// dot_product
module dot_product (
	input ap_clk,
	input ap_rst,
	output [16-1:0]  	memory_Addr_A,
	output 						memory_EN_A,
	output 						memory_WEN_A,
	output [32-1:0]	memory_Din_A,
	input  [32-1:0] 	memory_Dout_A,
	output [16-1:0]  	memory_Addr_B,
	output 						memory_EN_B,
	output 						memory_WEN_B,
	output [32-1:0]	memory_Din_B,
	input  [32-1:0] 	memory_Dout_B,
	input 						fifo_in_empty_n,
	input  [(3+2+16)-1:0]	fifo_in_dout,
	output 						fifo_in_read,
	input 						fifo_out_full_n,
	output 						fifo_out_write,
	output [(3+2+16)-1:0]	fifo_out_din
);
Size in the first run: roughly 3100 cells after synthesis, roughly 120 flip-flops, ~210 I/O pins, about 0.024 mm2 of cells after synthesis.
export LEC_CHECK = 0
export ABC_AREA = 1
export CAP_MARGIN = 20
export CELL_PAD_IN_SITES_DETAIL_PLACEMENT = 2
export CORE_MARGIN = 9
export CORE_UTILIZATION = 52
export CTS_CLUSTER_DIAMETER = 125
export GPL_ROUTABILITY_DRIVEN = 0
export MAX_ROUTING_LAYER = met4
export SETUP_SLACK_MARGIN = 0.63
export SLEW_MARGIN = 5
export TNS_END_PERCENT = 15
create_clock -name core_clock -period 5.45 [get_ports {ap_clk}]
run.sh (not shown) runs the stock make flow with config.mk's settings and CLKGATE_MAP_FILE=.
The baseline failed in detailed placement (3_5_place_dp).
Change:
- ABC_AREA: 1 -> unset
- CELL_PAD_IN_SITES_DETAIL_PLACEMENT: 2 -> unset
- CORE_MARGIN: 9 -> 2
- CORE_UTILIZATION: 52 -> 61
- CTS_CLUSTER_DIAMETER: 125 -> unset
- GPL_ROUTABILITY_DRIVEN: 0 -> unset
- MAX_ROUTING_LAYER: met4 -> unset
- SETUP_SLACK_MARGIN: 0.63 -> unset
- SLEW_MARGIN: 5 -> 20
- TNS_END_PERCENT: 15 -> unset
- clock period: 5.45 -> 7.92 ns (I/O delays scaled with it)
=> The new run completed with no timing, DRC or antenna violations. Synthesized cell count falls by 22%. Area after synthesis shrinks by about 5.5%. Die size went down by about 30%.
Change:
- CORE_UTILIZATION: 61 -> 40
- clock period: 7.92 -> 8.0 ns (I/O delays scaled with it)
Effect:
- The changed run went through all stages and came out clean
- cell area is higher by 2.0%
- wire length is higher by 2.7%
- via count is lower by 1.6%
- core utilization is lower by 25 points
Change:
- ABC_AREA: unset -> 1
- CORE_ASPECT_RATIO: unset -> 1.07
- CORE_UTILIZATION: 40 -> 19
- MIN_ROUTING_LAYER: unset -> met1
- PLACE_DENSITY: unset -> 0.9
- SETUP_SLACK_MARGIN: unset -> 0.72
- TNS_END_PERCENT: unset -> 90
=> The new run finished clean; non-clock buffer count is higher by 77; setup slack improves by 140 ps; synthesized area increases by 5.8%; die area came out higher by 120%; utilization fell by 25 points.

* * *

dot_product again, from the RTL that the note above started with.
## dot_product
module dot_product (
	input ap_clk,
	input ap_rst,
	output [16-1:0]  	memory_Addr_A,
	output 						memory_EN_A,
	output 						memory_WEN_A,
	output [32-1:0]	memory_Din_A,
	input  [32-1:0] 	memory_Dout_A,
	output [16-1:0]  	memory_Addr_B,
	output 						memory_EN_B,
	output 						memory_WEN_B,
	output [32-1:0]	memory_Din_B,
	input  [32-1:0] 	memory_Dout_B,
	input 						fifo_in_empty_n,
	input  [(3+2+16)-1:0]	fifo_in_dout,
	output 						fifo_in_read,
	input 						fifo_out_full_n,
	output 						fifo_out_write,
	output [(3+2+16)-1:0]	fifo_out_din
);
Settings: LEC_CHECK=0, CAP_MARGIN=0, CORE_MARGIN=2, CORE_UTILIZATION=72, CTS_CLUSTER_SIZE=34, SETUP_SLACK_MARGIN=0.61, SLEW_MARGIN=20; clock period 5.0 ns.
The baseline failed in global routing.
Change:
CAP_MARGIN = 20   (was 0)
CORE_UTILIZATION = 60   (was 72)
CTS_CLUSTER_DIAMETER = 388   (was not set)
CTS_CLUSTER_SIZE = not set   (was 34)
SETUP_SLACK_MARGIN = not set   (was 0.61)
clock period = 6.0 ns   (was 5.0 ns; I/O delays follow)
Result: With this change the flow completed and failed the layout checks on negative setup slack. Die size goes up by about a fifth. Area after synthesis does not change. Synthesized cell count is unchanged.

* * *

oak:
Starting RTL as in the previous note.
export LEC_CHECK = 0
export CAP_MARGIN = 20
export CORE_ASPECT_RATIO = 0.72
export CORE_MARGIN = 2
export CORE_UTILIZATION = 72
export CTS_CLUSTER_SIZE = 55
export HOLD_SLACK_MARGIN = -0.09
export MAX_ROUTING_LAYER = met4
export PLACE_DENSITY_LB_ADDON = 0.21
export SETUP_SLACK_MARGIN = -0.31
export SLEW_MARGIN = 35
create_clock -name core_clock -period 4.47 [get_ports {ap_clk}]
Stage in which a tool error killed oak: global routing.
diff inputs: oak => pine
Settings: swapping -0.09 for 0.3 in HOLD_SLACK_MARGIN; swapping 0.72 for 1.03 in CORE_ASPECT_RATIO; swapping -0.31 for 1.02 in SETUP_SLACK_MARGIN; swapping 55 for 86 in CTS_CLUSTER_SIZE; swapping 35 for 20 in SLEW_MARGIN; swapping 4.47 for 4.4 in the clock period (ns, I/O delays scaled along).
oak and pine ended up with nearly the same netlist area before placement. Against oak, core box area in pine rose slightly. pine: ODB-0269 in global routing -> run aborted. Diff pine..oak | fraction of the mapped netlist area in compound gates | negligible. pine — floorplan-stage core utilization 0.39 points lower, oak as reference. Diff oak -> pine: total die area essentially unchanged, number of placed instances, taps included essentially unchanged, maximum root-to-sink buffer count essentially unchanged.

* * *

Setup of the baseline:
dot_product again, from the RTL that the note above started with.
// dot_product
module dot_product (
	input ap_clk,
	input ap_rst,
	output [16-1:0]  	memory_Addr_A,
	output 						memory_EN_A,
	output 						memory_WEN_A,
	output [32-1:0]	memory_Din_A,
	input  [32-1:0] 	memory_Dout_A,
	output [16-1:0]  	memory_Addr_B,
	output 						memory_EN_B,
	output 						memory_WEN_B,
	output [32-1:0]	memory_Din_B,
	input  [32-1:0] 	memory_Dout_B,
	input 						fifo_in_empty_n,
	input  [(3+2+16)-1:0]	fifo_in_dout,
	output 						fifo_in_read,
	input 						fifo_out_full_n,
	output 						fifo_out_write,
	output [(3+2+16)-1:0]	fifo_out_din
);
clock: 4.4 ns
lec_check: 0
cap_margin: 20
core_aspect_ratio: 1.03
core_margin: 2
core_utilization: 72
cts_cluster_size: 86
hold_slack_margin: -0.1
max_routing_layer: met4
place_density_lb_addon: 0.21
setup_slack_margin: -0.44
slew_margin: 20
The baseline is listed as incomplete: the tool reported an error in global routing and the run ended there.
#### Input delta (the candidate over the baseline)
Settings: swapping 1.03 for 0.52 in CORE_ASPECT_RATIO; clearing HOLD_SLACK_MARGIN, which used to be -0.1; swapping -0.44 for 0.46 in SETUP_SLACK_MARGIN.
--- outcome ---
No final results exist for the candidate, since it was stopped by error GRT-0232 during global routing.
On the candidate: detailed placer's ending HPWL is about 12% higher than what the baseline gave.
Between the candidate and the baseline, the difference in cell area after placement is negligible.
Effective utilization at floorplan sits higher in the candidate than in the baseline.
The candidate against the baseline: site row count went down by 19, mapped cell area did not really move, area enclosed by the die boundary closely matched the old numbers.
